## v3
## CPU
module CPU(clk, rst, memoryData, memoryAddress, dataOut, readSignal, writeSignal, AC);
make LEC_CHECK=0 CAP_MARGIN=15 CORE_MARGIN=2 CORE_UTILIZATION=72 CTS_CLUSTER_DIAMETER=360 CTS_CLUSTER_SIZE=38 PLACE_DENSITY=0.63 SLEW_MARGIN=20 TNS_END_PERCENT=90 finish   # period 21.5 ns
run.sh (not shown) runs the stock make flow with config.mk's settings and CLKGATE_MAP_FILE=.
Flow for v3 halted at clock tree synthesis, error code DPL-0038.
Setup changes, v3 to v51
==> flow/config.mk <==
export PLATFORM = sky130hd
export DESIGN_NAME = CPU
export DESIGN_NICKNAME = CPU
export VERILOG_FILES = /design/flow/design.v
export SDC_FILE = /design/flow/constraint.sdc
export NUM_CORES = 4
export LEC_CHECK = 0
export ABC_AREA = 1
export CAP_MARGIN = 20
export CORE_MARGIN = 2
export CORE_UTILIZATION = 72
export CTS_CLUSTER_SIZE = 99
export PLACE_DENSITY = 0.6
export SLEW_MARGIN = 20
==> flow/constraint.sdc <==
create_clock -name core_clock -period 58.2 [get_ports {clk}]
set_input_delay 11.6400 -clock core_clock [delete_from_list [all_inputs] [get_ports {clk}]]
set_output_delay 11.6400 -clock core_clock [all_outputs]
set_load 0.01 [all_outputs]
--- outcome ---
v51: done, clean on timing, DRC and antenna. Die outline width (v51 over v3): decrease, 0.37%. Die: v51 smaller than v3. v51 vs v3: post-synthesis cell count up in v51.
Modified inputs, v54 compared to v51
-- flow/config.mk --
<<< v51, line 10
export CORE_MARGIN = 2
export CORE_UTILIZATION = 72
export CTS_CLUSTER_SIZE = 99
export PLACE_DENSITY = 0.6
>>> v54, line 10
export CORE_MARGIN = 2
export CORE_UTILIZATION = 58
export PLACE_DENSITY = 0.6
==> flow/constraint.sdc <==
create_clock -name core_clock -period 28.8 [get_ports {clk}]
set_input_delay 5.7600 -clock core_clock [delete_from_list [all_inputs] [get_ports {clk}]]
set_output_delay 5.7600 -clock core_clock [all_outputs]
set_load 0.01 [all_outputs]
[summary]
Relative to v51, standard-cell row count has gone up in v54.
For v51, the worst setup path endpoint was AC[15], unlike v54, where it was zeroFlag.
Between v51 and v54, the setup clock skew after layout does not differ in any meaningful way.
The final reports for v54 and v51 show synthesis-to-finish area growth higher in the former.
v54 has sequential cell area share below what v51 had.
> inputs changed (v54 -> v26)
-- flow/config.mk --
<<< v54, line 10
export CORE_MARGIN = 2
export CORE_UTILIZATION = 58
export PLACE_DENSITY = 0.6
>>> v26, line 10
export CORE_MARGIN = 2
export CORE_UTILIZATION = 41
export CTS_CLUSTER_DIAMETER = 188
export CTS_CLUSTER_SIZE = 46
export PLACE_DENSITY = 0.6
==> flow/constraint.sdc <==
create_clock -name core_clock -period 42.0 [get_ports {clk}]
set_input_delay 8.4000 -clock core_clock [delete_from_list [all_inputs] [get_ports {clk}]]
set_output_delay 8.4000 -clock core_clock [all_outputs]
set_load 0.01 [all_outputs]
==> comparison <==
Taking v54 as the reference, in v26 switching part of the total about even, standard cell core area rose about 40%, maximum frequency fell 6.9 MHz, sequential share of layout area rose 1.3 points.
Re global-route usage: v26 and v54 aren't equal, and the higher value belongs to v54.
v26 against v54: average wire per standard cell moved down; buffer share of cell area moved down; hold slack moved up; share of total power in sequential cells moved up.
v26 reports its source of the critical timing path as AC[0] while v54 reports AC[12].
Power in the clock group went down by more than a quarter going from v54 to v26.
Measured against each other, v26 and v54 differ in synthesis-to-finish area growth, the higher figure coming from v54.
> inputs changed (v26 -> v56)
==> flow/config.mk <==
export PLATFORM = sky130hd
export DESIGN_NAME = CPU
export DESIGN_NICKNAME = CPU
export VERILOG_FILES = /design/flow/design.v
export SDC_FILE = /design/flow/constraint.sdc
export NUM_CORES = 4
export LEC_CHECK = 0
export CAP_MARGIN = 20
export CELL_PAD_IN_SITES_DETAIL_PLACEMENT = 2
export CORE_MARGIN = 2
export CORE_UTILIZATION = 40
export SLEW_MARGIN = 20
export TNS_END_PERCENT = 95
Global-route usage on v56 is up relative to v26.
Comparing switching part of the total power for v26 and v56, the smaller number came from v26.
v56: all stages done; final checks FAILED (max-capacitance violations, max-slew violations, negative setup slack).
On final routed wirelength across all metal layers, v26 beats v56.
Non-clock buffer count in v56 is about 33% above v26.
On layout overhead on the synthesized area: v56 sits above v26.
For via count of the first global-routing pass, dividing the value from v26 by the value from v56 gives 0.73.
Taking v56 over v26, the combinational gate count ratio works out to 0.921.
Delta (v56 minus v26): worst slew margin relative to its limit -44 points, area fraction in mux cells +4.6 points, minimum setup slack among reg-to-reg paths -8.16 ns, total number of vias +about 22%.

* * *

Starting RTL as in the previous note.
clock: 22.3 ns
lec_check: 0
abc_area: 1
cap_margin: 20
core_aspect_ratio: 0.74
core_margin: 8
core_utilization: 44
cts_cluster_size: 15
gpl_routability_driven: 1
gpl_timing_driven: 1
max_routing_layer: met4
place_density: 0.6
slew_margin: 15
The baseline completed, yet does not pass: negative setup slack.
Edit:
ABC_AREA = default   (was 1)
CORE_ASPECT_RATIO = default   (was 0.74)
CORE_MARGIN = 2   (was 8)
CORE_UTILIZATION = 72   (was 44)
CTS_CLUSTER_SIZE = default   (was 15)
GPL_ROUTABILITY_DRIVEN = default   (was 1)
GPL_TIMING_DRIVEN = default   (was 1)
MAX_ROUTING_LAYER = default   (was met4)
SETUP_SLACK_MARGIN = 2.54   (was default)
SLEW_MARGIN = 20   (was 15)
clock period = 8.53 ns   (was 22.3 ns; I/O delays follow)
The changed run did not get past 4_1_cts with DPL-0038.
Synthesized area grows slightly.
Die size shrinks by well over a third.
Synthesized cell count shrinks by about a fifth.
Edit:
CORE_UTILIZATION = 59   (was 72)
PLACE_DENSITY = default   (was 0.6)
SETUP_SLACK_MARGIN = default   (was 2.54)
clock period = 21.5 ns   (was 8.53 ns; I/O delays follow)
This time the run failed in 5_1_grt.
Area after synthesis is unchanged.
Die area came out higher by 21%.
Synthesized cell count stays the same.
Edit:
CORE_UTILIZATION = 66   (was 59)
CTS_CLUSTER_DIAMETER = 49   (was default)
SETUP_SLACK_MARGIN = -2.0   (was default)
clock period = 27.5 ns   (was 21.5 ns; I/O delays follow)
The changed run completed and failed the layout checks on negative setup slack.
Die area went down by 10%.
Area after synthesis does not change.
Synthesized cell count does not change.

* * *

The RTL this note starts from:
==> flow/design.v <==
module CPU(clk, rst, memoryData, memoryAddress, dataOut, readSignal, writeSignal, AC);
input clk;
input rst;  
input [15:0] memoryData;
reg [3:0] state;
reg [5:0] PC;
reg [10:0] MAR;
reg signed [15:0] MBR;
reg [3:0] opcode;
reg M;
reg [15:0] IR;
reg zeroFlag, overflowFlag, carryFlag, negativeFlag;
output reg readSignal;
output reg writeSignal;
output reg signed [15:0] AC;
output reg [15:0] dataOut; 
output reg [10:0] memoryAddress;
reg signed [15:0] result;
parameter Load = 4'd1, Store = 4'd2, Add = 4'd3, Sub = 4'd4, Mul = 4'd5, Div = 4'd6 , Branch = 4'd7, BRZ = 4'd8;
always @ (posedge clk) begin
	if (rst) begin
	PC <= 0;
	state = 0;
	AC <= 0;
	dataOut <= 0;
	memoryAddress <= 0;
	zeroFlag = 0;
	overflowFlag = 0;
	carryFlag = 0;
	negativeFlag = 0;
	readSignal = 1;
	writeSignal = 0;
	end
	else
	case (state)
		0: begin  
			MAR <= PC;
			state = 1;
		end
		1: begin  
			writeSignal = 0;
			readSignal = 1;
			memoryAddress <= MAR;
			PC <= PC + 1;
			state = 2;
		end
		2:state = 3;  
		3: begin
			MBR <= memoryData;
			state = 4;
		end
		4: begin
			IR <= MBR;
			state = 5;
		end
		5: begin  
			opcode <= IR[15:12];
			M <= IR[11];
			MAR <= IR[10:0];
			state = 6;
		end
		6: begin
				if (opcode == Branch) begin  
					PC <= MAR; 
					state = 0;
				end
				else if (opcode == BRZ) begin  
					if(zeroFlag == 1 && M == 1) begin
						PC <= MAR;
						state = 0;
					end
					else begin
						state = 0;
					end
				end
				else begin
					state = 7;
				end
		end
		7: begin
			if (opcode == Store) begin
				memoryAddress <= MAR;
			end
			state = 8;
		end
		8: begin
			if (opcode == Store) begin  
				writeSignal = 1;
				readSignal = 0;
				dataOut <= AC;
				state = 0;
			end
			else begin
				state = 9;
			end
		end
		9: begin
			writeSignal = 0;
			readSignal = 1;
			if(M == 1) begin
				memoryAddress <= MAR;
			end
			state = 10;
			end
		10: begin
			state = 11;
		end
		11: begin
			if (M == 1) begin
				MBR <= memoryData;
			end
			else if (M == 0) begin
				MBR <= $signed(IR[10:0]);
			end
			state = 12;
		end
		12: begin  
			if (opcode == Load) begin  
				AC <= MBR;
				state = 0;
			end
			else if (opcode != Add && opcode != Sub && opcode != Mul && opcode != Div) begin  
				state = 0;
			end
			else begin
				case(opcode)
				Add :  
					begin
					{carryFlag, result} = AC + MBR;
					zeroFlag = (result==0)? 1:0;
					if(AC[15]==MBR[15]) begin
					  if(MBR[15]==result[15])begin
					  overflowFlag = 0;
					  end
					  else begin
					  overflowFlag = 1;
					  end
					end
					else begin
					overflowFlag = 0;
					end						
					negativeFlag =(result[15]==1)? 1:0;	
					end
				Sub :  
					begin
					{carryFlag, result} = AC - MBR;
					zeroFlag = (result==0)? 1:0;
					if(AC[15]==MBR[15]) begin
					  if(MBR[15]==result[15])begin
					  overflowFlag = 0;
					  end
					  else begin
					  overflowFlag = 1;
					  end
					end
					else begin
					overflowFlag = 0;
					end
					negativeFlag =(result[15]==1)? 1:0;
					end
				Mul :  
					begin
					result = AC * MBR;
					zeroFlag = (result==0)? 1:0;
					if(result > 16'h0FFF || result < 16'hF000) begin
					overflowFlag = 1;
					end
					else begin
						overflowFlag = 0;
					end
					negativeFlag =(result[15]==1)? 1:0;
					end	
				Div :  
					begin
					if (MBR == 0) result = 0;  
					else result = AC / MBR;
					zeroFlag = (result==0)? 1:0;
					negativeFlag =(result[15]==1)? 1:0;
					end						
			endcase  
			AC <= result;
			state = 0;
			end
		end
	endcase
end
endmodule
Settings: LEC_CHECK=0, CAP_MARGIN=20, CORE_MARGIN=2, CORE_UTILIZATION=68, CTS_CLUSTER_DIAMETER=188, CTS_CLUSTER_SIZE=94, PLACE_DENSITY=0.6, SLEW_MARGIN=20; clock period 42.0 ns.
The first run finished with timing, DRC and antenna clean.
==> next run, changes <==
==> flow/config.mk (replaced) <==
export PLATFORM = sky130hd
export DESIGN_NAME = CPU
export DESIGN_NICKNAME = CPU
export VERILOG_FILES = /design/flow/design.v
export SDC_FILE = /design/flow/constraint.sdc
export NUM_CORES = 4
export LEC_CHECK = 0
export ABC_AREA = 0
export CAP_MARGIN = 0
export CELL_PAD_IN_SITES_DETAIL_PLACEMENT = 1
export CELL_PAD_IN_SITES_GLOBAL_PLACEMENT = 3
export CORE_ASPECT_RATIO = 1.32
export CORE_MARGIN = 2
export CORE_UTILIZATION = 40
export CTS_CLUSTER_SIZE = 34
export GPL_ROUTABILITY_DRIVEN = 0
export GPL_TIMING_DRIVEN = 1
export MIN_ROUTING_LAYER = met1
export SLEW_MARGIN = 20
export TNS_END_PERCENT = 95
Effect: The changed run produced a clean layout; routed wire length increases by about a fifth; die area increases by well over a third; power increases by a few percent.
==> next run, changes <==
==> flow/config.mk (replaced) <==
export PLATFORM = sky130hd
export DESIGN_NAME = CPU
export DESIGN_NICKNAME = CPU
export VERILOG_FILES = /design/flow/design.v
export SDC_FILE = /design/flow/constraint.sdc
export NUM_CORES = 4
export LEC_CHECK = 0
export CAP_MARGIN = 20
export CORE_MARGIN = 2
export CORE_UTILIZATION = 40
export PLACE_DENSITY = 0.6
export SLEW_MARGIN = 20
Result: Count of clock-buffer cells in the layout went down by 1. Cell area stays flat. Die size stays flat.
==> next run, changes <==
--- a/flow/config.mk
+++ b/flow/config.mk
@@ -7,6 +7,10 @@
 export LEC_CHECK = 0
 export CAP_MARGIN = 20
+export CORE_ASPECT_RATIO = 0.74
 export CORE_MARGIN = 2
-export CORE_UTILIZATION = 40
+export CORE_UTILIZATION = 44
+export CTS_CLUSTER_SIZE = 73
+export GPL_TIMING_DRIVEN = 1
+export MAX_ROUTING_LAYER = met4
 export PLACE_DENSITY = 0.6
-export SLEW_MARGIN = 20
+export SLEW_MARGIN = 15
Count of clock-buffer cells in the layout climbs by 2. Worst setup slack loses 0.16 ns. First-iteration DRC count climbs by 19%. Global-route usage climbs by 4.7 points. Core utilization climbs by 4.7 points.
No activity file was given, so power comes from the tool's default toggle rates.
